File: design/flow/config.mk
export PLATFORM = sky130hd
export DESIGN_NAME = unified_computing_system
export DESIGN_NICKNAME = unified_computing_system
export VERILOG_FILES = /design/flow/design.v
export SDC_FILE = /design/flow/constraint.sdc
export NUM_CORES = 4
export LEC_CHECK = 0
export ABC_AREA = 1
export CAP_MARGIN = 20
export CELL_PAD_IN_SITES_GLOBAL_PLACEMENT = 0
export CORE_MARGIN = 2
export CORE_UTILIZATION = 72
export CTS_CLUSTER_DIAMETER = 211
export CTS_CLUSTER_SIZE = 72
export GPL_ROUTABILITY_DRIVEN = 0
export PLACE_DENSITY_LB_ADDON = 0.04
export SLEW_MARGIN = 20
export TNS_END_PERCENT = 5
File: design/flow/constraint.sdc
create_clock -name core_clock -period 23.6 [get_ports {clk}]
set_input_delay 4.7200 -clock core_clock [delete_from_list [all_inputs] [get_ports {clk}]]
set_output_delay 4.7200 -clock core_clock [all_outputs]
set_load 0.01 [all_outputs]
File: design/flow/design.v
module subtractor_16bits(
    input [15:0] a,
    input [15:0] b,
    input bin,
    output [15:0] diff,
    output bout
);
    assign {bout, diff} = a - b - bin;
endmodule
module adder_16bits(
    input [15:0] a,
    input [15:0] b,
    input cin,
    output [15:0] sum,
    output cout
);
    assign {cout, sum} = a + b + cin;
endmodule
module multiplier_16bits(
    input [15:0] a,
    input [15:0] b,
    output [31:0] product
);
    assign product = a * b;
endmodule
module divider_16bits(
    input [15:0] dividend,
    input [15:0] divisor,
    output [15:0] quotient,
    output [15:0] remainder
);
    assign quotient = dividend / divisor;
    assign remainder = dividend % divisor;
endmodule
module dff_16bit (
    input      [15:0] d,
    input             clk,
    input             rstn,
    input             en,
    output reg [15:0] q
);
    always @(posedge clk) begin
        if (!rstn)
            q <= 16'b0;
        else if (en)
            q <= d;
    end
endmodule
module unified_computing_system (
    input      [15:0] d_a,           
    input      [15:0] d_b,           
    input      [1:0]  op_code,       
    input             clk,
    input             rstn,
    input             en_a,           
    input             en_b,           
    input             en_result,      
    input             cin,            
    input             bin,            
    output reg [31:0] result,         
    output reg [15:0] remainder,      
    output reg        cout,           
    output reg        bout,           
    output reg        overflow_flag,  
    output reg        error_flag      
);
    wire [15:0] q_a;            
    wire [15:0] q_b;            
    wire [15:0] sum_result;
    wire        sum_cout;
    wire [15:0] diff_result;
    wire        diff_bout;
    wire [31:0] product_result;
    wire [15:0] quotient_result;
    wire [15:0] remainder_result;
    reg [31:0] temp_result;
    reg [15:0] temp_remainder;
    reg        temp_cout;
    reg        temp_bout;
    reg        temp_overflow;
    reg        temp_error;
    dff_16bit register_a_inst (
        .d   (d_a),
        .clk (clk),
        .rstn(rstn),
        .en  (en_a),
        .q   (q_a)
    );
    dff_16bit register_b_inst (
        .d   (d_b),
        .clk (clk),
        .rstn(rstn),
        .en  (en_b),
        .q   (q_b)
    );
    adder_16bits adder_inst (
        .a   (q_a),
        .b   (q_b),
        .cin (cin),
        .sum (sum_result),
        .cout(sum_cout)
    );
    subtractor_16bits subtractor_inst (
        .a    (q_a),
        .b    (q_b),
        .bin  (bin),
        .diff (diff_result),
        .bout (diff_bout)
    );
    multiplier_16bits multiplier_inst (
        .a      (q_a),
        .b      (q_b),
        .product(product_result)
    );
    divider_16bits divider_inst (
        .dividend (q_a),
        .divisor  (q_b),
        .quotient (quotient_result),
        .remainder(remainder_result)
    );
    always @(*) begin
        temp_result = 32'b0;
        temp_remainder = 16'b0;
        temp_cout = 1'b0;
        temp_bout = 1'b0;
        temp_overflow = 1'b0;
        temp_error = 1'b0;
        case(op_code)
            2'b00: begin  
                temp_result = {16'b0, sum_result};
                temp_cout = sum_cout;
                if ((q_a[15] == q_b[15]) && (sum_result[15] != q_a[15])) begin
                    temp_overflow = 1'b1;
                end
            end
            2'b01: begin  
                temp_result = {16'b0, diff_result};
                temp_bout = diff_bout;
                if ((q_a[15] != q_b[15]) && (diff_result[15] != q_a[15])) begin
                    temp_overflow = 1'b1;
                end
            end
            2'b10: begin  
                temp_result = product_result;
                if (product_result[31:16] != 16'b0 && 
                    product_result[31:16] != 16'hFFFF) begin
                    temp_overflow = 1'b1;
                end
            end
            2'b11: begin  
                if (q_b == 16'b0) begin  
                    temp_result = 32'b0;
                    temp_error = 1'b1;
                end else begin
                    temp_result = {16'b0, quotient_result};  
                    temp_remainder = remainder_result;
                end
            end
            default: begin
            end
        endcase
    end
    always @(posedge clk) begin
        if (!rstn) begin
            result <= 32'b0;
            remainder <= 16'b0;
            cout <= 1'b0;
            bout <= 1'b0;
            overflow_flag <= 1'b0;
            error_flag <= 1'b0;
        end
        else if (en_result) begin
            result <= temp_result;
            remainder <= temp_remainder;
            cout <= temp_cout;
            bout <= temp_bout;
            overflow_flag <= temp_overflow;
            error_flag <= temp_error;
        end
    end
endmodule
File: design/flow/run.sh
#!/bin/bash
# the make line also repeats each setting of config.mk as NAME=value (left out here)
make -C /OpenROAD-flow-scripts/flow DESIGN_CONFIG=/design/flow/config.mk WORK_HOME=/design/flow/orfs CLKGATE_MAP_FILE= finish
==> out/qor.txt, run 1 <==
CTS root buffer - clkbuf_16
Core Util at FP - 72.6%
GRT overflow - 3
Dominant flop cell - dfxtp_1
MUX share of area - 0%
fraction of the mapped netlist area in adder cells - 35.6%
leading area contributor after synthesis - fa_1
AND/OR/NAND/NOR Cells, Area Fraction - 26.3%
Synth Seq Share - 7.87%
Max-area cell share - 18.7%
die area - 31100 um^2
clk buf depth - 2
Complex Gates by Area - 12.6%
cell count in the Yosys report - 3094
synth cell count leaders - 761 x nand2_1, 601 x inv_1, 290 x ha_1
XOR Share, Synth - 3.44%
Placed Cells - 3599
synthesized area - 21400 um^2
Mapped Avg Cell Area - 6.90 um^2
clock buffer count from CTS - 9
Die X - 176 um
YS warnings - 2
CTS Sinks - 84
status - stopped before the end
Nets at Floorplan - 3624
step where the flow halted - 5_1_grt
Mapped Cells - 3094
HPWL after DPL - 51800 um
Top logic family - adder cells
Chip Area, Yosys - 21400 um^2
core box area - 29400 um^2
main area contributors - fa_1 19%, ha_1 17%, nand2_1 13%
most frequent cell after synthesis - nand2_1
H-tree Lvls - 3
die span in y - 176 um
Post-synth regs - 84
GRT Resource Usage Total - 74.3%
number of enable flip-flop cells - 0
num ports - 93
distinct lib cells - 68
I/O Buffers - 92
Post-synth ARST share - 0%
First Err - [ERROR GRT-0232] Routing congestion too high. Check the congestion heatmap in the GUI.
floorplan row count - 63
-- per-stage QoR --
step | hold slack, ns | cell area, um^2 | TNS [ns] | worst slack (ns)
3_5_place_dp | 0.456 | 23200 | -19.23 | -1.40
4_1_cts | 0.467 | 24600 | 0 | 0.0105
3_3_place_gp | 0.454 | 23200 | -0.0708 | -0.0449
2_1_floorplan | 0.490 | 21400 | 0 | 0.00364
-- routing by layer --
metal | track usage (%) | GRT overflow
met5 | 21.2 | 0
met4 | 72.4 | 1
met3 | 60.0 | 0
met2 | 92.2 | 2
met1 | 73.8 | 0
-- timing repair --
item	in CTS
gates cloned	3
pin swaps	57
resized	127
endpoints found under the hold margin	0
hold buffers	0
endpoints found under the setup margin	17
buffers inserted	55
==> run 2: changes to the inputs <==
ABC_AREA = unset   (was 1)
CELL_PAD_IN_SITES_GLOBAL_PLACEMENT = unset   (was 0)
CTS_CLUSTER_DIAMETER = unset   (was 211)
CTS_CLUSTER_SIZE = 80   (was 72)
GPL_ROUTABILITY_DRIVEN = unset   (was 0)
PLACE_DENSITY_LB_ADDON = 0.07   (was 0.04)
clock period = 24.4 ns   (was 23.6 ns; I/O delays follow)
==> out/qor.txt, run 2 <==
Post-synth ARST share - 0%
area post-placement - 23400 um^2
Mapped Cells - 2569
Placed Cells - 3166
clock buffer count from CTS - 9
Synth Seq Share - 8.28%
GRT overflow - 110
clk buf depth - 2
Complex Gates by Area - 19.4%
CTS root buffer - clkbuf_16
Post-synth regs - 84
die area - 29600 um^2
die span in y - 172 um
YS warnings - 2
synth cell count leaders - 321 x inv_1, 290 x ha_1, 288 x nand2_1
Core Util at FP - 73.1%
Die X - 172 um
Chip Area, Yosys - 20300 um^2
H-tree Lvls - 3
status - stopped before the end
GRT Resource Usage Total - 77.8%
# hold bufs at CTS - 0
cell count in the Yosys report - 2569
core box area - 27800 um^2
MUX share of area - 3.32%
step where the flow halted - 5_1_grt
fraction of the mapped netlist area in adder cells - 37.5%
Mapped Avg Cell Area - 7.90 um^2
floorplan row count - 61
Max-area cell share - 19.6%
main area contributors - fa_1 20%, ha_1 18%, dfxtp_1 8.3%
I/O Buffers - 92
Setup Slack @ Placement - -1.44 ns
AND/OR/NAND/NOR Cells, Area Fraction - 18.5%
Top logic family - adder cells
leading area contributor after synthesis - fa_1
most frequent cell after synthesis - inv_1
First Err - [ERROR GRT-0232] Routing congestion too high. Check the congestion heatmap in the GUI.
GP Congestion - 1.06
XOR Share, Synth - 5.09%
number of enable flip-flop cells - 0
Dominant flop cell - dfxtp_1
num ports - 93
synthesized area - 20300 um^2
Nets at Floorplan - 3099
CTS Sinks - 84
HPWL after DPL - 56800 um
distinct lib cells - 83
==> run 2: per-layer routing <==
| layer | track usage [%] | overflow |
|---|---|---|
| met5 | 41.9 | 0 |
| met4 | 74.9 | 40 |
| met3 | 66.8 | 5 |
| met2 | 91.3 | 58 |
| met1 | 77.8 | 7 |
==> run 2: repair_timing <==
item / in CTS
setup endpoints to repair: 17
pin swaps: 68
gates resized: 82
setup buffers: 45
gates cloned: 1
==> run 2: metrics by stage <==
| step | TNS [ns] | hold WS [ns] |
|---|---|---|
| after detailed placement | -22.60 | 0.445 |
| after floorplan | -11.63 | 0.484 |
| after global placement | -2.14 | 0.436 |
| after CTS | -6.03 | 0.462 |
==> run 3: changes to the inputs <==
ABC_AREA = 1   (was unset)
CELL_PAD_IN_SITES_DETAIL_PLACEMENT = 1   (was unset)
CELL_PAD_IN_SITES_GLOBAL_PLACEMENT = 1   (was unset)
CORE_ASPECT_RATIO = 0.54   (was unset)
CORE_MARGIN = 4   (was 2)
CORE_UTILIZATION = 41   (was 72)
CTS_CLUSTER_SIZE = unset   (was 80)
MAX_ROUTING_LAYER = met4   (was unset)
PLACE_DENSITY_LB_ADDON = 0.06   (was 0.07)
TNS_END_PERCENT = unset   (was 5)
clock period = 26.0 ns   (was 24.4 ns; I/O delays follow)
==> out/qor.txt, run 3 <==
cell mode on critical path - nand2_2
DR vias - 21900
Max Cap Viol - 0
Worst path top cell family by delay - simple AND/OR/NAND/NOR gates
I/O Buffers - 92
nets@finish - 3838
Levels on crit path - 218
final instance area - 26000 um^2
GP Congestion - 0.987
antenna viol nets, final - 0
Clock Latency Late Sink - 0.38 ns
Die X - 319 um
core box area - 51400 um^2
area post-placement - 23200 um^2
first-pass GRT wire length - 134000 um
Post-synth ARST share - 0%
Synth Seq Share - 7.87%
Core Util at FP - 41.5%
# hold bufs at CTS - 0
DRC - 0
die span in y - 176 um
worst path setup slack after routing - 0.967 ns
AND/OR/NAND/NOR Cells, Area Fraction - 26.3%
number of enable flip-flop cells - 0
GRT Resource Usage Total - 32.1%
clk slew on worst S/H paths - 0.08 ns
Hold EP - result[17]$_SDFFE_PN0P_
path depth of the worst reg2reg path - 218
number of global-route vias before repair - 21700
YS warnings - 2
launch point of the worst path - register_b_inst.q[0]$_SDFFE_PN0P_
Fillers - 6555
Hold WC Path Type - flop to flop
Mapped Avg Cell Area - 6.90 um^2
Complex Gates by Area - 12.6%
synthesized area - 21400 um^2
clk buf depth - 2
r2r setup slk - 0.97 ns
smallest hold slack - 0.466 ns
CTS tree - built
largest net degree at the start of global routing - 38
H-tree Lvls - 3
Max-area cell share - 18.7%
Setup crit end kind - flop
Initial DRT Pass Iterations - 5
synth cell count leaders - 761 x nand2_1, 601 x inv_1, 290 x ha_1
fmax - 39.9 MHz
worst stage delay on the critical path - 0.42 ns
post-DR vias/cell - 5.46
most frequent cell after synthesis - nand2_1
Dominant flop cell - dfxtp_1
initial antenna violation count - 2
final wirelength - 91600 um
Final Hold Viols - 0
WP data arrival - 25.34 ns
Mapped Cells - 3094
Final Setup Violations - 0
leading area contributor after synthesis - fa_1
Slowest cell on crit path - nor4_2
WHS Path Cells - 2
R2R Path End - result[2]$_SDFFE_PN0P_
CP Max Fanout - 8
clock buffer count from CTS - 9
distinct lib cells - 68
Final Cycle Share - 96.3%
CP Buf/Inv Count - 56
worst r2r src - register_b_inst.q[0]$_SDFFE_PN0P_
die area - 56000 um^2
WL per Instance - 22.9 um
floorplan row count - 61
Worst EP required - 26.31 ns
Post-synth regs - 84
Chip Area, Yosys - 21400 um^2
cell count in the Yosys report - 3094
Nets at Floorplan - 3624
Setup Crit Path Kind - flop to flop
Slew @ Worst Pin - 1.05 ns
fraction of the mapped netlist area in adder cells - 35.6%
Max-slew headroom - 29.2%
num ports - 93
Tool Warnings - 46
CTS Sinks - 84
Clock Skew - 0.0143 ns
Final Slew Violations - 0
HPWL after DPL - 71700 um
CTS root buffer - clkbuf_16
hold_sp - result[17]$_SDFFE_PN0P_
MUX share of area - 0%
Worst Setup EP - result[2]$_SDFFE_PN0P_
Top logic family - adder cells
Synth-to-Final Area Change - 21.9%
status - no timing/DRC/antenna violations
GRT overflow - 0
XOR Share, Synth - 3.44%
crit start category - flop
Initial DRC Count - 1742
main area contributors - fa_1 19%, ha_1 17%, nand2_1 13%
Setup Slack @ Placement - -1.21 ns
fin crit period - 25.03 ns
-- run 3: routing by layer --
metal	vias up	global-route usage [%]	share of wire, %	routed length (um)
li1	10100	-	-	-
met1	11000	51.7	52	47300
met2	738	42.9	39	35800
met3	65	4.11	8.3	7620
met4	0	3.68	0.99	910
met5	-	-	0	0
-- run 3: metrics by stage --
| stage | setup TNS, ns | util, % | std cells |
|---|---|---|---|
| final | 0 | 50.6 | 4007 |
| after global routing | -12.11 | 50.6 | 4007 |
| after CTS | 0 | 47.0 | 3922 |
| after detailed placement | -16.40 | 45.2 | 3855 |
| after global placement | 0 | 45.2 | 3855 |
| after floorplan | 0 | - | 3094 |
-- run 3: what timing repair did --
action / CTS / global route
gates resized: 63 / 258
pin swaps: 10 / 111
endpoints found under the setup margin: 17 / 19
buffers inserted: 50 / 82
gates cloned: 1 / 2
-- run 3: layout make-up --
type	instances	area [um^2]	area share, %
Antenna cell	1	2.50	0.00961
Timing Repair Buffer	318	2730	10.5
Inverter	638	2460	9.45
Timing Repair inverter	2	15.0	0.0577
Tap cell	693	867	3.33
Clock buffer	11	243	0.932
Clock inverter	5	61.3	0.236
Sequential cell	84	1690	6.49
Multi-Input combinational cell	2255	18000	69.0
==> run 4: changes to the inputs <==
ABC_AREA = unset   (was 1)
CELL_PAD_IN_SITES_DETAIL_PLACEMENT = unset   (was 1)
CELL_PAD_IN_SITES_GLOBAL_PLACEMENT = unset   (was 1)
CORE_ASPECT_RATIO = unset   (was 0.54)
CORE_MARGIN = 2   (was 4)
CORE_UTILIZATION = 45   (was 41)
MAX_ROUTING_LAYER = unset   (was met4)
PLACE_DENSITY_LB_ADDON = unset   (was 0.06)
clock period = 12.7 ns   (was 26.0 ns; I/O delays follow)
==> out/qor.txt, run 4 <==
Mapped Avg Cell Area - 7.90 um^2
Nets at Floorplan - 3099
antenna viol nets, final - 0
Setup Crit Path Kind - flop to flop
Max-slew headroom - 34.4%
cell mode on critical path - o21a_1
distinct lib cells - 83
Initial DRT Pass Iterations - 5
R2R Path End - remainder[9]$_SDFFE_PN0P_
Setup Slack @ Placement - -12.60 ns
Synth Seq Share - 8.28%
Final Slew Violations - 0
post-DR vias/cell - 5.70
Fillers - 3883
WP data arrival - 25.26 ns
initial antenna violation count - 1
GRT overflow - 0
CTS tree - built
die area - 46800 um^2
clock buffer count from CTS - 9
Final Hold Viols - 0
synth cell count leaders - 321 x inv_1, 290 x ha_1, 288 x nand2_1
Slowest cell on crit path - or3_1
final wirelength - 80000 um
fin crit period - 24.96 ns
number of global-route vias before repair - 22400
Hold WC Path Type - flop to flop
worst stage delay on the critical path - 0.43 ns
fraction of the mapped netlist area in adder cells - 37.5%
Top logic family - adder cells
clk buf depth - 2
Worst EP required - 13.01 ns
Dominant flop cell - dfxtp_1
die span in y - 216 um
Max Cap Viol - 0
launch point of the worst path - register_b_inst.q[12]$_SDFFE_PN0P_
CTS root buffer - clkbuf_16
Core Util at FP - 45.7%
Tool Warnings - 49
HPWL after DPL - 61000 um
Setup crit end kind - flop
Worst path top cell family by delay - AND-OR/OR-AND gates
path depth of the worst reg2reg path - 126
Slew @ Worst Pin - 0.980 ns
number of enable flip-flop cells - 0
smallest hold slack - 0.477 ns
crit start category - flop
most frequent cell after synthesis - inv_1
I/O Buffers - 92
Post-synth regs - 84
Clock Skew - 0.0271 ns
CP Max Fanout - 7
core box area - 44400 um^2
DR vias - 21800
leading area contributor after synthesis - fa_1
worst r2r src - register_b_inst.q[12]$_SDFFE_PN0P_
layout check fault list - setup timing
RSZ-0062 raised after global routing - true
DRC - 0
# hold bufs at CTS - 0
Initial DRC Count - 1510
final instance area - 28400 um^2
Post-synth ARST share - 0%
H-tree Lvls - 3
area post-placement - 25800 um^2
Levels on crit path - 126
Chip Area, Yosys - 20300 um^2
XOR Share, Synth - 5.09%
num ports - 93
floorplan row count - 77
Die X - 216 um
hold_sp - remainder[15]$_SDFFE_PN0P_
worst path setup slack after routing - -12.26 ns
clk slew on worst S/H paths - 0.08 ns
post-route setup TNS - -239.37 ns
WL per Instance - 21.0 um
r2r setup slk - -12.26 ns
Final Setup Violations - 23
AND/OR/NAND/NOR Cells, Area Fraction - 18.5%
Synth-to-Final Area Change - 39.8%
cell count in the Yosys report - 2569
Hold EP - remainder[15]$_SDFFE_PN0P_
Final Cycle Share - 196%
main area contributors - fa_1 20%, ha_1 18%, dfxtp_1 8.3%
WHS Path Cells - 2
largest net degree at the start of global routing - 69
fmax - 40.1 MHz
MUX share of area - 3.32%
Worst Setup EP - remainder[9]$_SDFFE_PN0P_
nets@finish - 3750
status - failed layout checks
Complex Gates by Area - 19.4%
GRT Resource Usage Total - 34.2%
CP Buf/Inv Count - 9
GP Congestion - 0.950
antenna cells - 0
YS warnings - 2
Max-area cell share - 19.6%
first-pass GRT wire length - 124000 um
synthesized area - 20300 um^2
Mapped Cells - 2569
CTS Sinks - 84
Clock Latency Late Sink - 0.39 ns
run 4: area by class of cell:
type | instances | area, um^2 | area share (%)
multi-input cells | 2060 | 18500 | 65.2
repair buffers | 738 | 5900 | 20.8
flip-flops and latches | 84 | 1690 | 5.94
inverters | 327 | 1230 | 4.35
well taps | 592 | 741 | 2.61
clock buffers | 9 | 225 | 0.794
clock inverters | 7 | 76.3 | 0.269
run 4: stage by stage:
stage / cells / utilization [%]
2_1_floorplan: 2569 / -
3_3_place_gp: 3659 / 58.0
3_5_place_dp: 3659 / 58.0
4_1_cts: 3777 / 62.1
5_1_grt: 3817 / 63.9
6_report: 3817 / 63.9
run 4: routing by layer:
metal | up-vias | share of wire, % | global-route usage [%]
li1 | 10100 | - | -
met3 | 242 | 8.3 | 6.05
met4 | 0 | 5.3 | 15.5
met2 | 866 | 45 | 55.5
met1 | 10600 | 41 | 44.4
met5 | - | 0 | 0
run 4: repair_timing:
action                                  in CTS  in global routing
endpoints found under the setup margin      23                 24
endpoints found under the hold margin        0                  0
resized                                    155                113
pin swaps                                  115                 96
buffers inserted                           105                 41
==> run 5: changes to the inputs <==
CAP_MARGIN = 5   (was 20)
CELL_PAD_IN_SITES_DETAIL_PLACEMENT = 0   (was unset)
CELL_PAD_IN_SITES_GLOBAL_PLACEMENT = 2   (was unset)
CORE_ASPECT_RATIO = 1.82   (was unset)
CORE_UTILIZATION = 25   (was 45)
GPL_ROUTABILITY_DRIVEN = 1   (was unset)
HOLD_SLACK_MARGIN = 0.27   (was unset)
MAX_ROUTING_LAYER = met5   (was unset)
MIN_ROUTING_LAYER = met2   (was unset)
PLACE_DENSITY = 0.81   (was unset)
SETUP_SLACK_MARGIN = 4.0   (was unset)
SLEW_MARGIN = 40   (was 20)
clock period = 20.9 ns   (was 12.7 ns; I/O delays follow)
==> out/qor.txt, run 5 <==
status - failed layout checks
layout check fault list - setup timing
CTS root buffer - clkbuf_16
Max-area cell share - 19.6%
initial antenna violation count - 2
worst path setup slack after routing - -4.57 ns
Hold WC Path Type - flop to flop
AND/OR/NAND/NOR Cells, Area Fraction - 18.5%
GRT Resource Usage Total - 35.9%
path depth of the worst reg2reg path - 127
fmax - 39.3 MHz
Initial DRT Pass Iterations - 9
Core Util at FP - 25.1%
core box area - 80800 um^2
distinct lib cells - 83
Dominant flop cell - dfxtp_1
number of global-route vias before repair - 32200
floorplan row count - 141
final instance area - 29000 um^2
fin crit period - 25.47 ns
Synth Seq Share - 8.28%
# hold bufs at CTS - 0
Worst Setup EP - remainder[14]$_SDFFE_PN0P_
post-route setup TNS - -78.99 ns
die area - 83600 um^2
CP Max Fanout - 6
Mapped Avg Cell Area - 7.90 um^2
final core utilization - 35.8%
Complex Gates by Area - 19.4%
Setup Slack @ Placement - -5.12 ns
nets@finish - 3733
Setup Crit Path Kind - flop to flop
CP Buf/Inv Count - 10
DR vias - 29400
post-DR vias/cell - 6.86
CTS Sinks - 84
DRC - 0
hold_sp - remainder[1]$_SDFFE_PN0P_
Slowest cell on crit path - a311oi_4
CTS tree - built
Final Cycle Share - 122%
WP data arrival - 25.79 ns
Max Cap Viol - 0
H-tree Lvls - 3
WL per Instance - 23.0 um
Mapped Cells - 2569
Clock Latency Late Sink - 0.44 ns
GP Congestion - 0.993
Worst EP required - 21.22 ns
antenna viol nets, final - 0
num ports - 93
worst r2r src - register_b_inst.q[15]$_SDFFE_PN0P_
register area - 1690 um^2
Worst path top cell family by delay - AND-OR/OR-AND gates
largest net degree at the start of global routing - 62
clk slew on worst S/H paths - 0.07 ns
synthesized area - 20300 um^2
Chip Area, Yosys - 20300 um^2
Post-synth regs - 84
crit start category - flop
cell mode on critical path - o21a_1
r2r setup slk - -4.57 ns
fraction of the mapped netlist area in adder cells - 37.5%
WHS Path Cells - 2
synth cell count leaders - 321 x inv_1, 290 x ha_1, 288 x nand2_1
Final Hold Viols - 0
clk buf depth - 2
MUX share of area - 3.32%
launch point of the worst path - register_b_inst.q[15]$_SDFFE_PN0P_
I/O Buffers - 92
area post-placement - 26400 um^2
Slew @ Worst Pin - 0.874 ns
Comb area - 18600 um^2
Hold EP - remainder[1]$_SDFFE_PN0P_
Final Setup Violations - 19
number of enable flip-flop cells - 0
Setup crit end kind - flop
Synth-to-Final Area Change - 42.7%
Final Non-Filler Cells - 4284
main area contributors - fa_1 20%, ha_1 18%, dfxtp_1 8.3%
Tool Warnings - 49
GRT overflow - 0
cell count in the Yosys report - 2569
clock buffer count from CTS - 9
Nets at Floorplan - 3099
most frequent cell after synthesis - inv_1
XOR Share, Synth - 5.09%
leading area contributor after synthesis - fa_1
YS warnings - 2
Die X - 215 um
Clock Skew - 0.0246 ns
RSZ-0062 raised after global routing - true
Levels on crit path - 127
Max-slew headroom - 41.0%
Top logic family - adder cells
smallest hold slack - 0.459 ns
Fillers - 8550
Post-synth ARST share - 0%
Placed Cells - 4147
die span in y - 388 um
Initial DRC Count - 6110
HPWL after DPL - 71500 um
R2R Path End - remainder[14]$_SDFFE_PN0P_
first-pass GRT wire length - 144000 um
worst stage delay on the critical path - 0.46 ns
Final Slew Violations - 0
final wirelength - 98500 um
## run 5: timing repair
action                                  4_1_cts  5_1_grt
cloned                                        2        0
endpoints found under the hold margin         0        0
endpoints found under the setup margin       21       22
pin swaps                                    96      104
buffers inserted                             68       47
gates resized                               148      134
## run 5: per-layer routing
metal	track usage, %	wire, um
met5	11.7	718
met4	11.7	13800
met3	42.7	34800
met2	44.5	49300
met1	-	0
## run 5: layout make-up
class	count	share of cell area, %
inverters	327	4.27
flip-flops and latches	84	5.82
clock buffers	9	0.778
well taps	1072	4.63
multi-input cells	2061	64.3
clock inverters	6	0.168
diodes	5	0.0432
repair buffers	720	19.9
==> run 6: changes to the inputs <==
CAP_MARGIN = 20   (was 5)
CELL_PAD_IN_SITES_DETAIL_PLACEMENT = unset   (was 0)
CELL_PAD_IN_SITES_GLOBAL_PLACEMENT = 0   (was 2)
CORE_ASPECT_RATIO = unset   (was 1.82)
CORE_UTILIZATION = 72   (was 25)
GPL_ROUTABILITY_DRIVEN = 0   (was 1)
HOLD_SLACK_MARGIN = -0.09   (was 0.27)
MAX_ROUTING_LAYER = met4   (was met5)
MIN_ROUTING_LAYER = unset   (was met2)
PLACE_DENSITY = 0.65   (was 0.81)
SETUP_SLACK_MARGIN = 3.71   (was 4.0)
SLEW_MARGIN = 20   (was 40)
TNS_END_PERCENT = 70   (was unset)
clock period = 27.1 ns   (was 20.9 ns; I/O delays follow)
==> out/qor.txt, run 6 <==
status - stopped before the end
step where the flow halted - 5_1_grt
First Err - [ERROR GRT-0232] Routing congestion too high. Check the congestion heatmap in the GUI.
GRT overflow - 1280
HPWL after DPL - 54700 um
cell count in the Yosys report - 2569
Nets at Floorplan - 3099
Complex Gates by Area - 19.4%
Setup Slack @ Placement - -0.645 ns
CTS root buffer - clkbuf_16
main area contributors - fa_1 20%, ha_1 18%, dfxtp_1 8.3%
die area - 29600 um^2
Dominant flop cell - dfxtp_1
I/O Buffers - 92
synthesized area - 20300 um^2
Placed Cells - 3011
Die X - 172 um
CTS Sinks - 84
synth cell count leaders - 321 x inv_1, 290 x ha_1, 288 x nand2_1
Post-synth regs - 84
Mapped Cells - 2569
H-tree Lvls - 3
Synth Seq Share - 8.28%
Core Util at FP - 73.1%
area post-placement - 22200 um^2
XOR Share, Synth - 5.09%
num ports - 93
Post-synth ARST share - 0%
most frequent cell after synthesis - inv_1
Top logic family - adder cells
clock buffer count from CTS - 9
Mapped Avg Cell Area - 7.90 um^2
Chip Area, Yosys - 20300 um^2
GRT Resource Usage Total - 97.0%
AND/OR/NAND/NOR Cells, Area Fraction - 18.5%
floorplan row count - 61
core box area - 27800 um^2
Max-area cell share - 19.6%
leading area contributor after synthesis - fa_1
number of enable flip-flop cells - 0
die span in y - 172 um
clk buf depth - 2
distinct lib cells - 83
fraction of the mapped netlist area in adder cells - 37.5%
MUX share of area - 3.32%
YS warnings - 2
-- run 6: per-layer routing --
layer | overflow | GRT usage (%)
met3 | 107 | 83.6
met1 | 149 | 90.7
met2 | 766 | 112
met4 | 258 | 103
met5 | - | -
-- run 6: repair_timing --
item | in CTS
hold buffers | 0
gates resized | 167
pin swaps | 109
buffers inserted | 158
hold endpoints to repair | 0
endpoints found under the setup margin | 18
gates cloned | 1
-- run 6: stage by stage --
step | hold WS, ns | utilization [%] | TNS [ns]
after floorplan | 0.473 | - | 0
after global placement | 0.461 | 80.0 | 0
after detailed placement | 0.471 | 80.0 | -9.25
after CTS | 0.484 | 88.4 | 0
==> run 7: changes to the inputs <==
CELL_PAD_IN_SITES_GLOBAL_PLACEMENT = unset   (was 0)
GPL_ROUTABILITY_DRIVEN = unset   (was 0)
HOLD_SLACK_MARGIN = unset   (was -0.09)
MAX_ROUTING_LAYER = unset   (was met4)
PLACE_DENSITY = unset   (was 0.65)
SETUP_SLACK_MARGIN = 1.45   (was 3.71)
TNS_END_PERCENT = unset   (was 70)
clock period = 10.7 ns   (was 27.1 ns; I/O delays follow)
==> out/qor.txt, run 7 <==
status - stopped before the end
Core Util at FP - 73.1%
clock buffer count from CTS - 9
GRT overflow - 1057
Post-synth ARST share - 0%
step where the flow halted - 5_1_grt
number of enable flip-flop cells - 0
Chip Area, Yosys - 20300 um^2
main area contributors - fa_1 20%, ha_1 18%, dfxtp_1 8.3%
clk buf depth - 2
# hold bufs at CTS - 0
core box area - 27800 um^2
Nets at Floorplan - 3099
Dominant flop cell - dfxtp_1
cell count in the Yosys report - 2569
Setup Slack @ Placement - -15.13 ns
leading area contributor after synthesis - fa_1
CTS root buffer - clkbuf_16
AND/OR/NAND/NOR Cells, Area Fraction - 18.5%
Post-synth regs - 84
Complex Gates by Area - 19.4%
synthesized area - 20300 um^2
GRT Resource Usage Total - 93.9%
Mapped Cells - 2569
MUX share of area - 3.32%
Synth Seq Share - 8.28%
Mapped Avg Cell Area - 7.90 um^2
fraction of the mapped netlist area in adder cells - 37.5%
First Err - [ERROR GRT-0116] Global routing finished with congestion. Check the congestion regions in the DRC Viewer.
YS warnings - 2
distinct lib cells - 83
die area - 29600 um^2
Top logic family - adder cells
XOR Share, Synth - 5.09%
floorplan row count - 61
die span in y - 172 um
CTS Sinks - 84
most frequent cell after synthesis - inv_1
I/O Buffers - 92
HPWL after DPL - 64500 um
synth cell count leaders - 321 x inv_1, 290 x ha_1, 288 x nand2_1
GP Congestion - 1.10
num ports - 93
H-tree Lvls - 3
Die X - 172 um
Max-area cell share - 19.6%
Placed Cells - 3419
==> run 7: through the flow <==
stage	util [%]	area, um^2	TNS [ns]	hold WS (ns)
after floorplan	-	20800	-292.00	0.473
after global placement	91.1	25300	-277.55	0.463
after detailed placement	91.1	25300	-307.50	0.454
after CTS	97.3	27000	-285.98	0.489
==> run 7: metal layers <==
metal / overflow / GRT usage, %
met4: 312 / 103
met1: 42 / 88.1
met2: 670 / 110
met3: 27 / 80.5
met5: 6 / 63.3
==> run 7: timing repair <==
item	in CTS
pin swaps	104
endpoints found under the setup margin	26
cloned	1
buffers inserted	98
gates resized	151
==> run 8: changes to the inputs <==
CTS_CLUSTER_DIAMETER = 376   (was unset)
PLACE_DENSITY_LB_ADDON = 0.01   (was unset)
SETUP_SLACK_MARGIN = unset   (was 1.45)
TNS_END_PERCENT = 5   (was unset)
clock period = 21.8 ns   (was 10.7 ns; I/O delays follow)
==> out/qor.txt, run 8 <==
status - stopped before the end
step where the flow halted - 5_1_grt
First Err - [ERROR GRT-0116] Global routing finished with congestion. Check the congestion regions in the DRC Viewer.
clock buffer count from CTS - 9
Core Util at FP - 73.1%
Chip Area, Yosys - 20300 um^2
Nets at Floorplan - 3099
num ports - 93
fraction of the mapped netlist area in adder cells - 37.5%
AND/OR/NAND/NOR Cells, Area Fraction - 18.5%
core box area - 27800 um^2
Synth Seq Share - 8.28%
Die X - 172 um
die span in y - 172 um
Max-area cell share - 19.6%
Placed Cells - 3393
HPWL after DPL - 63000 um
I/O Buffers - 92
Post-synth regs - 84
leading area contributor after synthesis - fa_1
Top logic family - adder cells
H-tree Lvls - 3
main area contributors - fa_1 20%, ha_1 18%, dfxtp_1 8.3%
Setup Slack @ Placement - -4.00 ns
distinct lib cells - 83
die area - 29600 um^2
Mapped Cells - 2569
cell count in the Yosys report - 2569
number of enable flip-flop cells - 0
Mapped Avg Cell Area - 7.90 um^2
YS warnings - 2
CTS root buffer - clkbuf_16
synthesized area - 20300 um^2
# hold bufs at CTS - 0
GRT overflow - 22
GP Congestion - 1.10
area post-placement - 25100 um^2
synth cell count leaders - 321 x inv_1, 290 x ha_1, 288 x nand2_1
floorplan row count - 61
Post-synth ARST share - 0%
CTS Sinks - 84
Complex Gates by Area - 19.4%
GRT Resource Usage Total - 78.2%
Dominant flop cell - dfxtp_1
most frequent cell after synthesis - inv_1
XOR Share, Synth - 5.09%
MUX share of area - 3.32%
clk buf depth - 2
==> run 8: per-layer routing <==
metal,overflow,track usage [%]
met5,0,34.4
met1,0,78.6
met2,11,93.8
met4,10,79.6
met3,1,62.0
==> run 8: timing repair <==
action / in CTS
endpoints found under the hold margin: 0
setup buffers: 29
gates resized: 70
gates cloned: 1
endpoints found under the setup margin: 19
pin swaps: 45
==> run 9: changes to the inputs <==
CELL_PAD_IN_SITES_GLOBAL_PLACEMENT = 0   (was unset)
CTS_CLUSTER_DIAMETER = unset   (was 376)
GPL_ROUTABILITY_DRIVEN = 0   (was unset)
HOLD_SLACK_MARGIN = -0.09   (was unset)
MAX_ROUTING_LAYER = met4   (was unset)
PLACE_DENSITY = 0.65   (was unset)
PLACE_DENSITY_LB_ADDON = unset   (was 0.01)
SETUP_SLACK_MARGIN = 3.71   (was unset)
TNS_END_PERCENT = 70   (was 5)
clock period = 28.8 ns   (was 21.8 ns; I/O delays follow)
==> out/qor.txt, run 9 <==
fraction of the mapped netlist area in adder cells - 37.5%
First Err - [ERROR GRT-0232] Routing congestion too high. Check the congestion heatmap in the GUI.
Post-synth ARST share - 0%
Die X - 172 um
Chip Area, Yosys - 20300 um^2
Top logic family - adder cells
YS warnings - 2
leading area contributor after synthesis - fa_1
Nets at Floorplan - 3099
main area contributors - fa_1 20%, ha_1 18%, dfxtp_1 8.3%
HPWL after DPL - 54600 um
Mapped Avg Cell Area - 7.90 um^2
die area - 29600 um^2
synthesized area - 20300 um^2
Synth Seq Share - 8.28%
synth cell count leaders - 321 x inv_1, 290 x ha_1, 288 x nand2_1
CTS Sinks - 84
Dominant flop cell - dfxtp_1
most frequent cell after synthesis - inv_1
# hold bufs at CTS - 0
area post-placement - 22100 um^2
GRT overflow - 43
Core Util at FP - 73.1%
H-tree Lvls - 3
step where the flow halted - 5_1_grt
Complex Gates by Area - 19.4%
status - stopped before the end
AND/OR/NAND/NOR Cells, Area Fraction - 18.5%
clk buf depth - 2
die span in y - 172 um
floorplan row count - 61
distinct lib cells - 83
number of enable flip-flop cells - 0
XOR Share, Synth - 5.09%
cell count in the Yosys report - 2569
I/O Buffers - 92
GRT Resource Usage Total - 81.2%
core box area - 27800 um^2
Mapped Cells - 2569
clock buffer count from CTS - 9
Post-synth regs - 84
MUX share of area - 3.32%
Max-area cell share - 19.6%
num ports - 93
CTS root buffer - clkbuf_16
run 9: repair_timing:
action                                  in CTS
setup buffers                              124
hold endpoints to repair                     0
gates cloned                                 3
endpoints found under the setup margin      18
resized                                    120
pin swaps                                   71
run 9: per-layer routing:
layer | overflow | GRT usage, %
met5 | - | -
met4 | 8 | 74.7
met3 | 5 | 72.3
met2 | 22 | 91.7
met1 | 8 | 80.8
run 9: per-stage QoR:
| step | instances | setup TNS, ns | worst slack (ns) | hold WS (ns) |
|---|---|---|---|---|
| 2_1_floorplan | 2569 | 0 | 3.67 | 0.484 |
| 3_3_place_gp | 2994 | 0 | 0.578 | 0.459 |
| 3_5_place_dp | 2994 | -7.43 | -0.571 | 0.466 |
| 4_1_cts | 3137 | 0 | 3.72 | 0.479 |
==> run 10: changes to the inputs <==
CELL_PAD_IN_SITES_DETAIL_PLACEMENT = 2   (was unset)
CELL_PAD_IN_SITES_GLOBAL_PLACEMENT = unset   (was 0)
CORE_UTILIZATION = 59   (was 72)
CTS_CLUSTER_DIAMETER = 207   (was unset)
CTS_CLUSTER_SIZE = 71   (was unset)
HOLD_SLACK_MARGIN = unset   (was -0.09)
MAX_ROUTING_LAYER = unset   (was met4)
PLACE_DENSITY = unset   (was 0.65)
PLACE_DENSITY_LB_ADDON = 0.17   (was unset)
SETUP_SLACK_MARGIN = unset   (was 3.71)
TNS_END_PERCENT = unset   (was 70)
clock period = 15.6 ns   (was 28.8 ns; I/O delays follow)
==> out/qor.txt, run 10 <==
die span in y - 189 um
Mapped Cells - 2569
num ports - 93
MUX share of area - 3.32%
distinct lib cells - 83
Complex Gates by Area - 19.4%
fraction of the mapped netlist area in adder cells - 37.5%
Nets at Floorplan - 3099
Mapped Avg Cell Area - 7.90 um^2
step where the flow halted - 3_5_place_dp
Core Util at FP - 60.2%
Max-area cell share - 19.6%
most frequent cell after synthesis - inv_1
YS warnings - 2
Post-synth ARST share - 0%
Die X - 189 um
Top logic family - adder cells
core box area - 33700 um^2
number of enable flip-flop cells - 0
I/O Buffers - 92
synthesized area - 20300 um^2
Chip Area, Yosys - 20300 um^2
cell count in the Yosys report - 2569
XOR Share, Synth - 5.09%
status - stopped before the end
First Err - [ERROR DPL-0033] detailed placement checks failed during check placement.
Post-synth regs - 84
Synth Seq Share - 8.28%
AND/OR/NAND/NOR Cells, Area Fraction - 18.5%
main area contributors - fa_1 20%, ha_1 18%, dfxtp_1 8.3%
leading area contributor after synthesis - fa_1
die area - 35900 um^2
Dominant flop cell - dfxtp_1
synth cell count leaders - 321 x inv_1, 290 x ha_1, 288 x nand2_1
floorplan row count - 67
[run 10: metrics by stage]
step	setup TNS, ns	std cells
2_1_floorplan	-179.09	2569
3_3_place_gp	-165.47	3488
==> run 11: changes to the inputs <==
ABC_AREA = 1   (was unset)
CELL_PAD_IN_SITES_DETAIL_PLACEMENT = unset   (was 2)
CORE_ASPECT_RATIO = 0.5   (was unset)
CORE_UTILIZATION = 69   (was 59)
CTS_CLUSTER_DIAMETER = 370   (was 207)
CTS_CLUSTER_SIZE = 99   (was 71)
GPL_ROUTABILITY_DRIVEN = unset   (was 0)
PLACE_DENSITY = 0.37   (was unset)
PLACE_DENSITY_LB_ADDON = unset   (was 0.17)
SETUP_SLACK_MARGIN = -1.23   (was unset)
clock period = 12.7 ns   (was 15.6 ns; I/O delays follow)
==> out/qor.txt, run 11 <==
# hold bufs at CTS - 0
cell count in the Yosys report - 3094
Dominant flop cell - dfxtp_1
GP Congestion - 1.02
floorplan row count - 45
Chip Area, Yosys - 21400 um^2
Die X - 253 um
Max-area cell share - 18.7%
GRT overflow - 190
Mapped Avg Cell Area - 6.90 um^2
leading area contributor after synthesis - fa_1
Complex Gates by Area - 12.6%
Post-synth ARST share - 0%
AND/OR/NAND/NOR Cells, Area Fraction - 26.3%
Post-synth regs - 84
Core Util at FP - 70.3%
First Err - [ERROR GRT-0116] Global routing finished with congestion. Check the congestion regions in the DRC Viewer.
status - stopped before the end
CTS Sinks - 84
distinct lib cells - 68
area post-placement - 26800 um^2
clock buffer count from CTS - 9
MUX share of area - 0%
main area contributors - fa_1 19%, ha_1 17%, nand2_1 13%
die span in y - 128 um
clk buf depth - 2
Mapped Cells - 3094
CTS root buffer - clkbuf_16
Synth Seq Share - 7.87%
synth cell count leaders - 761 x nand2_1, 601 x inv_1, 290 x ha_1
core box area - 30400 um^2
step where the flow halted - 5_1_grt
GRT Resource Usage Total - 82.9%
Nets at Floorplan - 3624
number of enable flip-flop cells - 0
num ports - 93
synthesized area - 21400 um^2
XOR Share, Synth - 3.44%
I/O Buffers - 92
fraction of the mapped netlist area in adder cells - 35.6%
die area - 32500 um^2
Top logic family - adder cells
H-tree Lvls - 3
HPWL after DPL - 58200 um
YS warnings - 2
most frequent cell after synthesis - nand2_1
-- run 11: metrics by stage --
step	cells	util [%]	TNS, ns	hold WS, ns	setup WS [ns]
after detailed placement	4007	88.1	-215.78	0.457	-11.20
after global placement	4007	88.1	-188.65	0.452	-9.90
after floorplan	3094	-	-187.24	0.486	-9.87
after CTS	4234	97.2	-202.30	0.468	-10.43
-- run 11: repair_timing --
item                                    4_1_cts
buffers inserted                            209
cloned                                        5
pin swaps                                   165
endpoints found under the setup margin       22
resized                                     186
-- run 11: metal layers --
layer / GRT overflow / global-route usage, %
met5: 2 / 48.1
met1: 5 / 81.4
met2: 96 / 98.3
met4: 81 / 84.9
met3: 6 / 69.6
==> run 12: changes to the inputs <==
CORE_ASPECT_RATIO = unset   (was 0.5)
CORE_UTILIZATION = 72   (was 69)
CTS_CLUSTER_DIAMETER = 393   (was 370)
CTS_CLUSTER_SIZE = 97   (was 99)
PLACE_DENSITY = 0.4   (was 0.37)
SETUP_SLACK_MARGIN = unset   (was -1.23)
clock period = 27.6 ns   (was 12.7 ns; I/O delays follow)
==> out/qor.txt, run 12 <==
die span in y - 176 um
CTS tree - built
number of enable flip-flop cells - 0
Chip Area, Yosys - 21400 um^2
Clock Skew - 0.0151 ns
I/O Buffers - 92
Top logic family - adder cells
HPWL after DPL - 56000 um
status - no timing/DRC/antenna violations
final core utilization - 82.0%
worst stage delay on the critical path - 0.38 ns
largest net degree at the start of global routing - 54
CTS root buffer - clkbuf_16
H-tree Lvls - 3
most frequent cell after synthesis - nand2_1
WL per Instance - 21.3 um
Nets at Floorplan - 3624
Dominant flop cell - dfxtp_1
clock buffer count from CTS - 9
AND/OR/NAND/NOR Cells, Area Fraction - 26.3%
Final Slew Violations - 0
Synth-to-Final Area Change - 12.9%
Die X - 176 um
Initial DRC Count - 2599
Mapped Avg Cell Area - 6.90 um^2
CP Max Fanout - 11
floorplan row count - 63
initial antenna violation count - 7
DR vias - 22400
Setup Crit Path Kind - flop to flop
number of global-route vias before repair - 22100
Setup crit end kind - flop
Comb area - 17200 um^2
num ports - 93
Final Setup Violations - 0
Synth Seq Share - 7.87%
Complex Gates by Area - 12.6%
crit start category - flop
R2R Path End - remainder[15]$_SDFFE_PN0P_
Max-area cell share - 18.7%
launch point of the worst path - register_b_inst.q[10]$_SDFFE_PN0P_
fmax - 38.3 MHz
MUX share of area - 0%
main area contributors - fa_1 19%, ha_1 17%, nand2_1 13%
fin crit period - 26.08 ns
leading area contributor after synthesis - fa_1
Hold WC Path Type - flop to flop
DRC - 0
Clock Latency Late Sink - 0.38 ns
Slew @ Worst Pin - 1.13 ns
Tool Warnings - 48
YS warnings - 2
CP Buf/Inv Count - 30
synthesized area - 21400 um^2
Worst path top cell family by delay - simple AND/OR/NAND/NOR gates
# hold bufs at CTS - 0
clk buf depth - 2
path depth of the worst reg2reg path - 237
Max-slew headroom - 24.5%
CTS Sinks - 84
core box area - 29400 um^2
XOR Share, Synth - 3.44%
GRT overflow - 0
fraction of the mapped netlist area in adder cells - 35.6%
GP Congestion - 1.01
Final Cycle Share - 94.5%
Final Hold Viols - 0
first-pass GRT wire length - 115000 um
Max Cap Viol - 0
hold_sp - result[29]$_SDFFE_PN0P_
Mapped Cells - 3094
distinct lib cells - 68
Post-synth ARST share - 0%
die area - 31100 um^2
Worst EP required - 27.90 ns
Core Util at FP - 72.6%
cell count in the Yosys report - 3094
final wirelength - 76500 um
Worst Setup EP - remainder[15]$_SDFFE_PN0P_
worst r2r src - register_b_inst.q[10]$_SDFFE_PN0P_
r2r setup slk - 1.52 ns
Slowest cell on crit path - ha_1
cell mode on critical path - nand2_1
post-DR vias/cell - 6.25
WP data arrival - 26.37 ns
nets@finish - 3724
clk slew on worst S/H paths - 0.07 ns
GRT Resource Usage Total - 48.2%
Post-synth regs - 84
WHS Path Cells - 2
Hold EP - result[29]$_SDFFE_PN0P_
register area - 1700 um^2
Initial DRT Pass Iterations - 8
antenna viol nets, final - 0
Fillers - 1848
synth cell count leaders - 761 x nand2_1, 601 x inv_1, 290 x ha_1
Levels on crit path - 237
-- run 12: per-stage QoR --
step                hold WS [ns]  instances  setup slack, ns  setup TNS [ns]  instance area (um^2)
floorplan                  0.490       3094             3.66               0                 21400
global placement           0.452       3507            0.959               0                 22500
detailed placement         0.454       3507           -0.581           -5.86                 22500
CTS                        0.465       3523          0.00489               0                 22800
global route               0.489       3589           -0.610           -6.11                 24100
finish                     0.468       3592             1.52               0                 24100
-- run 12: layout make-up --
type                            count  share of cell area [%]
Multi-Input combinational cell   2255                    71.4
Sequential cell                    84                    7.06
Timing Repair inverter              2                  0.0519
Clock inverter                      7                   0.342
Inverter                          638                    10.2
Antenna cell                        3                  0.0311
Clock buffer                        9                   0.934
Timing Repair Buffer              204                    7.87
Tap cell                          390                    2.02
-- run 12: what timing repair did --
item / 4_1_cts / 5_1_grt
setup endpoints to repair: 17 / 18
pin swaps: 0 / 40
setup buffers: 0 / 63
cloned: 0 / 3
gates resized: 9 / 175
-- run 12: metal layers --
layer	global-route usage [%]	wire [um]	up-vias
li1	-	-	9872
met1	51.9	25500	10300
met2	77.3	34200	1648
met3	17.7	9170	634
met4	36.9	7630	10
met5	0	63	-
==> run 13: changes to the inputs <==
CELL_PAD_IN_SITES_DETAIL_PLACEMENT = 0   (was unset)
CELL_PAD_IN_SITES_GLOBAL_PLACEMENT = 1   (was unset)
CORE_ASPECT_RATIO = 0.54   (was unset)
CORE_MARGIN = 4   (was 2)
CORE_UTILIZATION = 41   (was 72)
CTS_CLUSTER_DIAMETER = 147   (was 393)
CTS_CLUSTER_SIZE = unset   (was 97)
MAX_ROUTING_LAYER = met5   (was unset)
PLACE_DENSITY = unset   (was 0.4)
PLACE_DENSITY_LB_ADDON = 0.13   (was unset)
SETUP_SLACK_MARGIN = 0.04   (was unset)
SLEW_MARGIN = 0   (was 20)
clock period = 26.0 ns   (was 27.6 ns; I/O delays follow)
==> out/qor.txt, run 13 <==
GP Congestion - 0.968
# hold bufs at CTS - 0
Post-synth regs - 84
clk slew on worst S/H paths - 0.09 ns
YS warnings - 2
Final Hold Viols - 0
Tool Warnings - 46
Worst EP required - 26.33 ns
Hold WC Path Type - flop to flop
Nets at Floorplan - 3624
Setup crit end kind - flop
Setup Crit Path Kind - flop to flop
fin crit period - 24.53 ns
CTS tree - built
post-DR vias/cell - 5.26
Dominant flop cell - dfxtp_1
Chip Area, Yosys - 21400 um^2
AND/OR/NAND/NOR Cells, Area Fraction - 26.3%
Top logic family - adder cells
Slowest cell on crit path - ha_1
core box area - 51400 um^2
synthesized area - 21400 um^2
largest net degree at the start of global routing - 38
WP data arrival - 24.86 ns
Max-slew headroom - 31.7%
Worst Setup EP - remainder[14]$_SDFFE_PN0P_
die area - 56000 um^2
WL per Instance - 20.4 um
main area contributors - fa_1 19%, ha_1 17%, nand2_1 13%
Worst path top cell family by delay - simple AND/OR/NAND/NOR gates
Comb area - 18000 um^2
CP Max Fanout - 7
Final Slew Violations - 0
leading area contributor after synthesis - fa_1
H-tree Lvls - 3
Clock Latency Late Sink - 0.38 ns
worst stage delay on the critical path - 0.36 ns
GRT overflow - 0
Die X - 319 um
final core utilization - 49.7%
floorplan row count - 61
WHS Path Cells - 2
Clock Skew - 0.0152 ns
fmax - 40.8 MHz
Final Setup Violations - 0
cell mode on critical path - nand2_2
Synth-to-Final Area Change - 19.7%
number of global-route vias before repair - 18900
num ports - 93
status - no timing/DRC/antenna violations
Synth Seq Share - 7.87%
Complex Gates by Area - 12.6%
antenna viol nets, final - 0
DR vias - 20700
number of enable flip-flop cells - 0
die span in y - 176 um
Mapped Avg Cell Area - 6.90 um^2
cell count in the Yosys report - 3094
Initial DRC Count - 1774
Setup Slack @ Placement - -0.732 ns
Hold EP - result[9]$_SDFFE_PN0P_
XOR Share, Synth - 3.44%
r2r setup slk - 1.47 ns
CTS root buffer - clkbuf_16
Slew @ Worst Pin - 1.02 ns
Levels on crit path - 229
I/O Buffers - 92
distinct lib cells - 68
most frequent cell after synthesis - nand2_1
fraction of the mapped netlist area in adder cells - 35.6%
DRC - 0
initial antenna violation count - 2
CP Buf/Inv Count - 27
Post-synth ARST share - 0%
Fillers - 5177
hold_sp - result[9]$_SDFFE_PN0P_
R2R Path End - remainder[14]$_SDFFE_PN0P_
first-pass GRT wire length - 117000 um
HPWL after DPL - 63900 um
worst r2r src - register_b_inst.q[0]$_SDFFE_PN0P_
nets@finish - 3776
final wirelength - 80300 um
Max Cap Viol - 0
GRT Resource Usage Total - 27.3%
worst path setup slack after routing - 1.47 ns
MUX share of area - 0%
launch point of the worst path - register_b_inst.q[0]$_SDFFE_PN0P_
clk buf depth - 2
clock buffer count from CTS - 9
Initial DRT Pass Iterations - 6
Max-area cell share - 18.7%
CTS Sinks - 84
crit start category - flop
synth cell count leaders - 761 x nand2_1, 601 x inv_1, 290 x ha_1
smallest hold slack - 0.467 ns
Final Cycle Share - 94.3%
Mapped Cells - 3094
antenna cells - 0
register area - 1690 um^2
path depth of the worst reg2reg path - 229
Core Util at FP - 41.5%
[run 13: repair_timing]
item                                    in CTS  in global routing
buffers inserted                             0                 73
gates resized                               16                293
endpoints found under the setup margin      17                 18
pin swaps                                    0                108
cloned                                       0                  8
[run 13: layout make-up]
class,count,share of cell area [%]
Timing Repair inverter,5,0.166
Timing Repair Buffer,253,8.70
Sequential cell,84,6.59
Tap cell,693,3.39
Multi-Input combinational cell,2255,70.4
Clock inverter,7,0.318
Clock buffer,9,0.881
Inverter,638,9.56
[run 13: layer usage]
metal  vias up  track usage, %  share of wire, %
met2       914            33.4                35
li1       9986               -                 -
met5         -            1.03              0.10
met4         2            3.95               1.5
met3        75            6.70                11
met1      9766            46.3                52
[run 13: metrics by stage]
stage	std cells	cell area, um^2	TNS (ns)
after floorplan	3094	21400	0
after global placement	3846	23200	0
after detailed placement	3846	23200	-8.77
after CTS	3862	23500	0
after global routing	3944	25600	-4.88
final	3944	25600	0
==> run 14: changes to the inputs <==
ABC_AREA = unset   (was 1)
CELL_PAD_IN_SITES_DETAIL_PLACEMENT = unset   (was 0)
CELL_PAD_IN_SITES_GLOBAL_PLACEMENT = 0   (was 1)
CORE_ASPECT_RATIO = unset   (was 0.54)
CORE_MARGIN = 2   (was 4)
CORE_UTILIZATION = 68   (was 41)
CTS_CLUSTER_DIAMETER = 25   (was 147)
GPL_ROUTABILITY_DRIVEN = 0   (was unset)
HOLD_SLACK_MARGIN = -0.09   (was unset)
MAX_ROUTING_LAYER = met4   (was met5)
PLACE_DENSITY_LB_ADDON = unset   (was 0.13)
SETUP_SLACK_MARGIN = 4.93   (was 0.04)
SLEW_MARGIN = 20   (was 0)
TNS_END_PERCENT = 70   (was unset)
clock period = 18.7 ns   (was 26.0 ns; I/O delays follow)
==> out/qor.txt, run 14 <==
status - stopped before the end
step where the flow halted - 5_1_grt
First Err - [ERROR GRT-0232] Routing congestion too high. Check the congestion heatmap in the GUI.
Post-synth regs - 84
MUX share of area - 3.32%
Chip Area, Yosys - 20300 um^2
core box area - 29500 um^2
Core Util at FP - 68.9%
most frequent cell after synthesis - inv_1
CTS Sinks - 84
Placed Cells - 3418
die area - 31200 um^2
cell count in the Yosys report - 2569
XOR Share, Synth - 5.09%
Max-area cell share - 19.6%
Nets at Floorplan - 3099
Complex Gates by Area - 19.4%
GRT overflow - 99
H-tree Lvls - 3
Top logic family - adder cells
clock buffer count from CTS - 9
Mapped Cells - 2569
number of enable flip-flop cells - 0
distinct lib cells - 83
num ports - 93
Mapped Avg Cell Area - 7.90 um^2
area post-placement - 25200 um^2
synth cell count leaders - 321 x inv_1, 290 x ha_1, 288 x nand2_1
Post-synth ARST share - 0%
CTS root buffer - clkbuf_16
GRT Resource Usage Total - 80.8%
leading area contributor after synthesis - fa_1
main area contributors - fa_1 20%, ha_1 18%, dfxtp_1 8.3%
Die X - 177 um
Synth Seq Share - 8.28%
YS warnings - 2
Dominant flop cell - dfxtp_1
floorplan row count - 63
AND/OR/NAND/NOR Cells, Area Fraction - 18.5%
synthesized area - 20300 um^2
I/O Buffers - 92
HPWL after DPL - 58300 um
fraction of the mapped netlist area in adder cells - 37.5%
clk buf depth - 2
die span in y - 177 um
## run 14: what timing repair did
action	in CTS
hold buffers	0
endpoints found under the hold margin	0
gates resized	109
gates cloned	1
setup buffers	78
setup endpoints to repair	23
pin swaps	99
## run 14: through the flow
step                      setup TNS, ns  utilization, %  setup slack (ns)
after global placement          -104.07            85.5             -5.85
after floorplan                 -115.32               -             -6.43
after detailed placement        -124.32            85.5             -6.94
after CTS                       -101.75            90.4             -5.73
## run 14: metal layers
metal / overflow / global-route usage (%)
met1: 4 / 79.3
met5: - / -
met2: 56 / 94.2
met4: 33 / 77.2
met3: 6 / 68.0
==> run 15: changes to the inputs <==
ABC_AREA = 1   (was unset)
CELL_PAD_IN_SITES_GLOBAL_PLACEMENT = unset   (was 0)
CORE_UTILIZATION = 60   (was 68)
CTS_CLUSTER_DIAMETER = unset   (was 25)
HOLD_SLACK_MARGIN = 0.02   (was -0.09)
MAX_ROUTING_LAYER = unset   (was met4)
SETUP_SLACK_MARGIN = unset   (was 4.93)
TNS_END_PERCENT = 95   (was 70)
clock period = 26.0 ns   (was 18.7 ns; I/O delays follow)
==> out/qor.txt, run 15 <==
Top logic family - adder cells
Final Cycle Share - 94.1%
leading area contributor after synthesis - fa_1
Final Hold Viols - 0
CTS Sinks - 84
Max Cap Viol - 0
number of global-route vias before repair - 20300
worst path setup slack after routing - 1.54 ns
Synth Seq Share - 7.87%
GRT overflow - 0
Core Util at FP - 60.5%
Max-area cell share - 18.7%
synthesized area - 21400 um^2
Post-synth regs - 84
met3 usage - 5.07%
CTS tree - built
met1 usage - 42.8%
fraction of the mapped netlist area in adder cells - 35.6%
Slew @ Worst Pin - 1.02 ns
num ports - 93
fmax - 40.9 MHz
GRT Resource Usage Total - 36.5%
CP Buf/Inv Count - 28
CP Max Fanout - 13
launch point of the worst path - register_a_inst.q[0]$_SDFFE_PN0P_
HPWL after DPL - 52800 um
r2r setup slk - 1.54 ns
die span in y - 193 um
Initial DRC Count - 1257
DRC - 0
most frequent cell after synthesis - nand2_1
layer with the highest usage - met2
Levels on crit path - 231
first-pass GRT wire length - 104000 um
R2R Path End - remainder[15]$_SDFFE_PN0P_
Hold WC Path Type - flop to flop
initial antenna violation count - 1
DR vias - 21000
path depth of the worst reg2reg path - 231
Setup Crit Path Kind - flop to flop
Mapped Cells - 3094
worst stage delay on the critical path - 0.37 ns
clk buf depth - 2
post-DR vias/cell - 5.69
crit start category - flop
Setup crit end kind - flop
register area - 1690 um^2
cell count in the Yosys report - 3094
Chip Area, Yosys - 21400 um^2
CTS root buffer - clkbuf_16
Final Slew Violations - 0
Complex Gates by Area - 12.6%
Max-slew headroom - 31.9%
Fillers - 3062
final core utilization - 69.8%
Worst path top cell family by delay - simple AND/OR/NAND/NOR gates
antenna viol nets, final - 0
Final Setup Violations - 0
Slowest cell on crit path - ha_1
Worst EP required - 26.25 ns
Tool Warnings - 48
worst r2r src - register_a_inst.q[0]$_SDFFE_PN0P_
nets@finish - 3747
largest net degree at the start of global routing - 38
cell mode on critical path - nand2_2
clk slew on worst S/H paths - 0.07 ns
Dominant flop cell - dfxtp_1
floorplan row count - 69
XOR Share, Synth - 3.44%
die area - 37100 um^2
core box area - 35300 um^2
post-route setup TNS - 0 ns
I/O Buffers - 92
Comb area - 17600 um^2
Synth-to-Final Area Change - 15.4%
hold_sp - result[7]$_SDFFE_PN0P_
H-tree Lvls - 3
clock buffer count from CTS - 9
antenna cells - 0
M2 GR Usage - 63.6%
Hold EP - result[7]$_SDFFE_PN0P_
Die X - 193 um
WL per Instance - 18.8 um
Initial DRT Pass Iterations - 5
Worst Setup EP - remainder[15]$_SDFFE_PN0P_
Clock Latency Late Sink - 0.38 ns
WP data arrival - 24.71 ns
AND/OR/NAND/NOR Cells, Area Fraction - 26.3%
main area contributors - fa_1 19%, ha_1 17%, nand2_1 13%
Nets at Floorplan - 3624
Setup Slack @ Placement - -0.100 ns
synth cell count leaders - 761 x nand2_1, 601 x inv_1, 290 x ha_1
MUX share of area - 0%
Clock Skew - 0.0114 ns
distinct lib cells - 68
YS warnings - 2
WHS Path Cells - 2
Post-synth ARST share - 0%
final wirelength - 69100 um
fin crit period - 24.46 ns
Mapped Avg Cell Area - 6.90 um^2
number of enable flip-flop cells - 0
status - no timing/DRC/antenna violations
==> run 15: through the flow <==
| step | hold slack [ns] | cells | area (um^2) |
|---|---|---|---|
| 3_5_place_dp | 0.456 | 3600 | 22800 |
| 5_1_grt | 0.483 | 3683 | 24700 |
| 2_1_floorplan | 0.490 | 3094 | 21400 |
| 6_report | 0.464 | 3683 | 24700 |
| 3_3_place_gp | 0.453 | 3600 | 22800 |
| 4_1_cts | 0.466 | 3617 | 23100 |
==> run 15: what timing repair did <==
item | CTS | global route
hold buffers | 0 | 0
setup endpoints to repair | 12 | 18
pin swaps | 1 | 86
resized | 4 | 237
cloned | 0 | 3
setup buffers | 1 | 63
hold endpoints to repair | 0 | 0
==> run 15: layout make-up <==
| cell class | count | share of cell area (%) |
|---|---|---|
| clock buffer | 10 | 0.929 |
| timing repair buffer | 227 | 8.24 |
| timing repair inverter | 3 | 0.0812 |
| clock inverter | 6 | 0.381 |
| tap | 461 | 2.34 |
| multi-input combinational | 2254 | 71.3 |
| sequential | 84 | 6.85 |
| inverter | 638 | 9.90 |
==> run 15: layer usage <==
layer / part of all wire [%] / wire [um] / vias to the layer above
li1: - / - / 9916
met1: 39 / 26800 / 9971
met2: 48 / 33200 / 801
met3: 6.4 / 4420 / 274
met4: 6.7 / 4600 / 0
met5: 0 / 0 / -
